==> inputs of v14 <==
==> flow/design.v <==
module div (
    input wire clk,
    input wire rst_n,
    input wire [32-1:0] dividend_i,     
    input wire [32-1:0] divisor_i,      
    input wire                       start_i,        
    input wire                       ctrl_ready_i,   
    input wire [                3:0] op_i,           
    output reg [32-1:0] result_o,   
    output reg busy_o,   
    output reg valid_o   
);
    typedef enum logic [3:0] {
        STATE_IDLE  = 4'b0001,
        STATE_START = 4'b0010,
        STATE_CALC  = 4'b0100,
        STATE_END   = 4'b1000
    } state_t;
    state_t state;
    reg [32-1:0] dividend_r;
    reg [32-1:0] divisor_r;
    reg [3:0] op_r;
    reg [31:0] count;
    reg [32-1:0] div_result;
    reg [32-1:0] div_remain;
    reg [32-1:0] minuend;
    reg invert_result;
    wire op_div = op_r[0];
    wire op_divu = op_r[1];
    wire op_rem = op_r[2];
    wire op_remu = op_r[3];
    wire [31:0] dividend_invert = (-dividend_r);
    wire [31:0] divisor_invert = (-divisor_r);
    wire minuend_ge_divisor = minuend >= divisor_r;
    wire [31:0] minuend_sub_res = minuend - divisor_r;
    wire [31:0] div_result_tmp = minuend_ge_divisor ? ({div_result[30:0], 1'b1}) : ({div_result[30:0], 1'b0});
    wire [31:0] minuend_tmp = minuend_ge_divisor ? minuend_sub_res[30:0] : minuend[30:0];
    wire [31:0] dividend_abs = dividend_r[31] ? -dividend_r : dividend_r;
    wire [31:0] divisor_abs = divisor_r[31] ? -divisor_r : divisor_r;
    always @(posedge clk) begin
        if (!rst_n) begin
            state         <= STATE_IDLE;
            result_o      <= 32'h0;
            div_result    <= 32'h0;
            div_remain    <= 32'h0;
            op_r          <= 4'h0;
            dividend_r    <= 32'h0;
            divisor_r     <= 32'h0;
            minuend       <= 32'h0;
            invert_result <= 1'b0;
            busy_o        <= 1'b0;
            valid_o       <= 1'b0;
            count         <= 32'h0;
        end else begin
            case (state)
                STATE_IDLE: begin
                    if (ctrl_ready_i) begin
                        valid_o <= 1'b0;
                        if (start_i == 1'b1) begin
                            op_r       <= op_i;
                            dividend_r <= dividend_i;
                            divisor_r  <= divisor_i;
                            state      <= STATE_START;
                            busy_o     <= 1'b1;
                        end else begin
                            op_r       <= 3'h0;
                            dividend_r <= 32'h0;
                            divisor_r  <= 32'h0;
                            result_o   <= 32'h0;
                            busy_o     <= 1'b0;
                        end
                    end
                end
                STATE_START: begin
                    valid_o <= 1'b0;
                    if (divisor_r == 32'h0) begin
                        if (op_div | op_divu) begin
                            result_o <= 32'hffffffff;
                        end else begin
                            result_o <= dividend_r;
                        end
                        state   <= STATE_IDLE;
                        busy_o  <= 1'b0;
                        valid_o <= 1'b1;
                    end else if (
                        (op_div | op_rem) ? (dividend_abs < divisor_abs) : (dividend_r < divisor_r)
                    ) begin
                        if (op_div) begin
                            result_o <= 32'b0;
                        end else if (op_rem) begin
                            result_o <= dividend_r;
                        end else if (op_divu) begin
                            result_o <= 32'b0;
                        end else if (op_remu) begin
                            result_o <= dividend_r;
                        end
                        state   <= STATE_IDLE;
                        busy_o  <= 1'b0;
                        valid_o <= 1'b1;
                    end else begin
                        busy_o     <= 1'b1;
                        count      <= 32'h40000000;
                        state      <= STATE_CALC;
                        div_result <= 32'h0;
                        div_remain <= 32'h0;
                        if (op_div | op_rem) begin
                            if (dividend_r[31] == 1'b1) begin
                                dividend_r <= dividend_invert;
                                minuend    <= dividend_invert[31];
                            end else begin
                                minuend <= dividend_r[31];
                            end
                            if (divisor_r[31] == 1'b1) begin
                                divisor_r <= divisor_invert;
                            end
                        end else begin
                            minuend <= dividend_r[31];
                        end
                        if ((op_div && (dividend_r[31] ^ divisor_r[31] == 1'b1))
                            || (op_rem && (dividend_r[31] == 1'b1))) begin
                            invert_result <= 1'b1;
                        end else begin
                            invert_result <= 1'b0;
                        end
                    end
                end
                STATE_CALC: begin
                    busy_o     <= 1'b1;
                    dividend_r <= {dividend_r[30:0], 1'b0};
                    div_result <= div_result_tmp;
                    count      <= {1'b0, count[31:1]};
                    if (|count) begin
                        minuend <= {minuend_tmp[30:0], dividend_r[30]};
                    end else begin
                        state <= STATE_END;
                        if (minuend_ge_divisor) begin
                            div_remain <= minuend_sub_res;
                        end else begin
                            div_remain <= minuend;
                        end
                    end
                end
                STATE_END: begin
                    state   <= STATE_IDLE;
                    busy_o  <= 1'b0;
                    valid_o <= 1'b1;
                    if (op_div | op_divu) begin
                        if (invert_result) begin
                            result_o <= (-div_result);
                        end else begin
                            result_o <= div_result;
                        end
                    end else begin
                        if (invert_result) begin
                            result_o <= (-div_remain);
                        end else begin
                            result_o <= div_remain;
                        end
                    end
                end
            endcase
        end
    end
endmodule
==> flow/run.sh <==
#!/bin/bash
# the make line also repeats each setting of config.mk as NAME=value (left out here)
make -C /OpenROAD-flow-scripts/flow DESIGN_CONFIG=/design/flow/config.mk WORK_HOME=/design/flow/orfs CLKGATE_MAP_FILE= finish
==> flow/config.mk <==
export PLATFORM = sky130hd
export DESIGN_NAME = div
export DESIGN_NICKNAME = div
export VERILOG_FILES = /design/flow/design.v
export SDC_FILE = /design/flow/constraint.sdc
export NUM_CORES = 4
export LEC_CHECK = 0
export CAP_MARGIN = 20
export CELL_PAD_IN_SITES_GLOBAL_PLACEMENT = 2
export CORE_ASPECT_RATIO = 1.77
export CORE_MARGIN = 2
export CORE_UTILIZATION = 44
export GPL_ROUTABILITY_DRIVEN = 0
export GPL_TIMING_DRIVEN = 1
export HOLD_SLACK_MARGIN = 0.14
export MAX_ROUTING_LAYER = met4
export PLACE_DENSITY_LB_ADDON = 0.12
export SETUP_SLACK_MARGIN = 1.18
export SLEW_MARGIN = 15
export TNS_END_PERCENT = 80
==> flow/constraint.sdc <==
create_clock -name core_clock -period 5.89 [get_ports {clk}]
set_input_delay 1.1780 -clock core_clock [delete_from_list [all_inputs] [get_ports {clk}]]
set_output_delay 1.1780 -clock core_clock [all_outputs]
set_load 0.01 [all_outputs]
==> v8: changes against v14 <==
Settings changed: CELL_PAD_IN_SITES_DETAIL_PLACEMENT set to 0, CELL_PAD_IN_SITES_GLOBAL_PLACEMENT 2 to 0, CORE_ASPECT_RATIO 1.77 to 1.81, CORE_UTILIZATION 44 to 56, CTS_CLUSTER_SIZE set to 85, GPL_ROUTABILITY_DRIVEN 0 to not set, HOLD_SLACK_MARGIN 0.14 to not set, MAX_ROUTING_LAYER met4 to not set, PLACE_DENSITY set to 0.5, PLACE_DENSITY_LB_ADDON 0.12 to not set, SETUP_SLACK_MARGIN 1.18 to 2.37, SLEW_MARGIN 15 to 30, TNS_END_PERCENT 80 to not set.
==> flow/constraint.sdc (replaced) <==
create_clock -name core_clock -period 8.71 [get_ports {clk}]
set_input_delay 1.7420 -clock core_clock [delete_from_list [all_inputs] [get_ports {clk}]]
set_output_delay 1.7420 -clock core_clock [all_outputs]
set_load 0.01 [all_outputs]
==> v35: changes against v14 <==
Settings changed: CELL_PAD_IN_SITES_GLOBAL_PLACEMENT 2 to not set, CORE_ASPECT_RATIO 1.77 to not set, CORE_UTILIZATION 44 to 40, GPL_ROUTABILITY_DRIVEN 0 to not set, GPL_TIMING_DRIVEN 1 to not set, HOLD_SLACK_MARGIN 0.14 to not set, MAX_ROUTING_LAYER met4 to not set, PLACE_DENSITY set to 0.65, PLACE_DENSITY_LB_ADDON 0.12 to not set, SETUP_SLACK_MARGIN 1.18 to not set, SLEW_MARGIN 15 to 20, TNS_END_PERCENT 80 to not set.
==> flow/constraint.sdc (replaced) <==
create_clock -name core_clock -period 6.68 [get_ports {clk}]
set_input_delay 1.3360 -clock core_clock [delete_from_list [all_inputs] [get_ports {clk}]]
set_output_delay 1.3360 -clock core_clock [all_outputs]
set_load 0.01 [all_outputs]
==> results <==
Run status: v8 no timing/DRC/antenna violations; v14 no timing/DRC/antenna violations; v35 no timing/DRC/antenna violations
Area of the multi-input gates: v8 0.0103 mm²; v14 0.0112 mm²; v35 0.0103 mm²
Count of clock buffers in the final design: v8 31; v14 34; v35 36
Wire length per cell after detailed routing: v8 25.0 µm; v14 26.4 µm; v35 22.9 µm
Core Area: v8 0.0277 mm²; v14 0.0355 mm²; v35 0.0387 mm²
Buffer count from post-CTS setup fixing: v8 0; v14 35; v35 0
X dimension of the die: v8 129 µm; v14 146 µm; v35 202 µm
Ratio of total power to cell area: v8 173 mW/mm²; v14 250 mW/mm²; v35 236 mW/mm²
Met1 wire length: v8 20.5 mm; v14 24.0 mm; v35 26.4 mm
Growth of design area from synthesis to finish: v8 11.9%; v14 29.6%; v35 15.3%
Worst hold slack: v8 0.489 ns; v14 0.468 ns; v35 0.476 ns
Number of well-tap cells placed: v8 336; v14 470; v35 518
Top power group: v8 sequential cells; v14 clock; v35 clock
Logic share of the area: v8 58.5%; v14 54.7%; v35 56.5%
FMAX: v8 167 MHz; v14 193 MHz; v35 162 MHz
Arr. time, crit path: v8 6.35 ns; v14 5.58 ns; v35 6.63 ns
Power share of the clock group: v8 35.1%; v14 34.7%; v35 39.2%
Data required time of the critical path: v8 9.08 ns; v14 6.29 ns; v35 7.13 ns
Shortest clock period the worst path allows after layout: v8 5.98 ns; v14 5.18 ns; v35 6.18 ns
Mi-comb count: v8 1538; v14 1543; v35 1535
Cell area after placement: v8 0.0168 mm²; v14 0.0175 mm²; v35 0.0172 mm²
Power consumption: v8 3.05 mW; v14 5.11 mW; v35 4.29 mW
Number of non-clock buffers: v8 124; v14 241; v35 141
Power figures rest on the tool's default switching activity, not on a simulated workload.
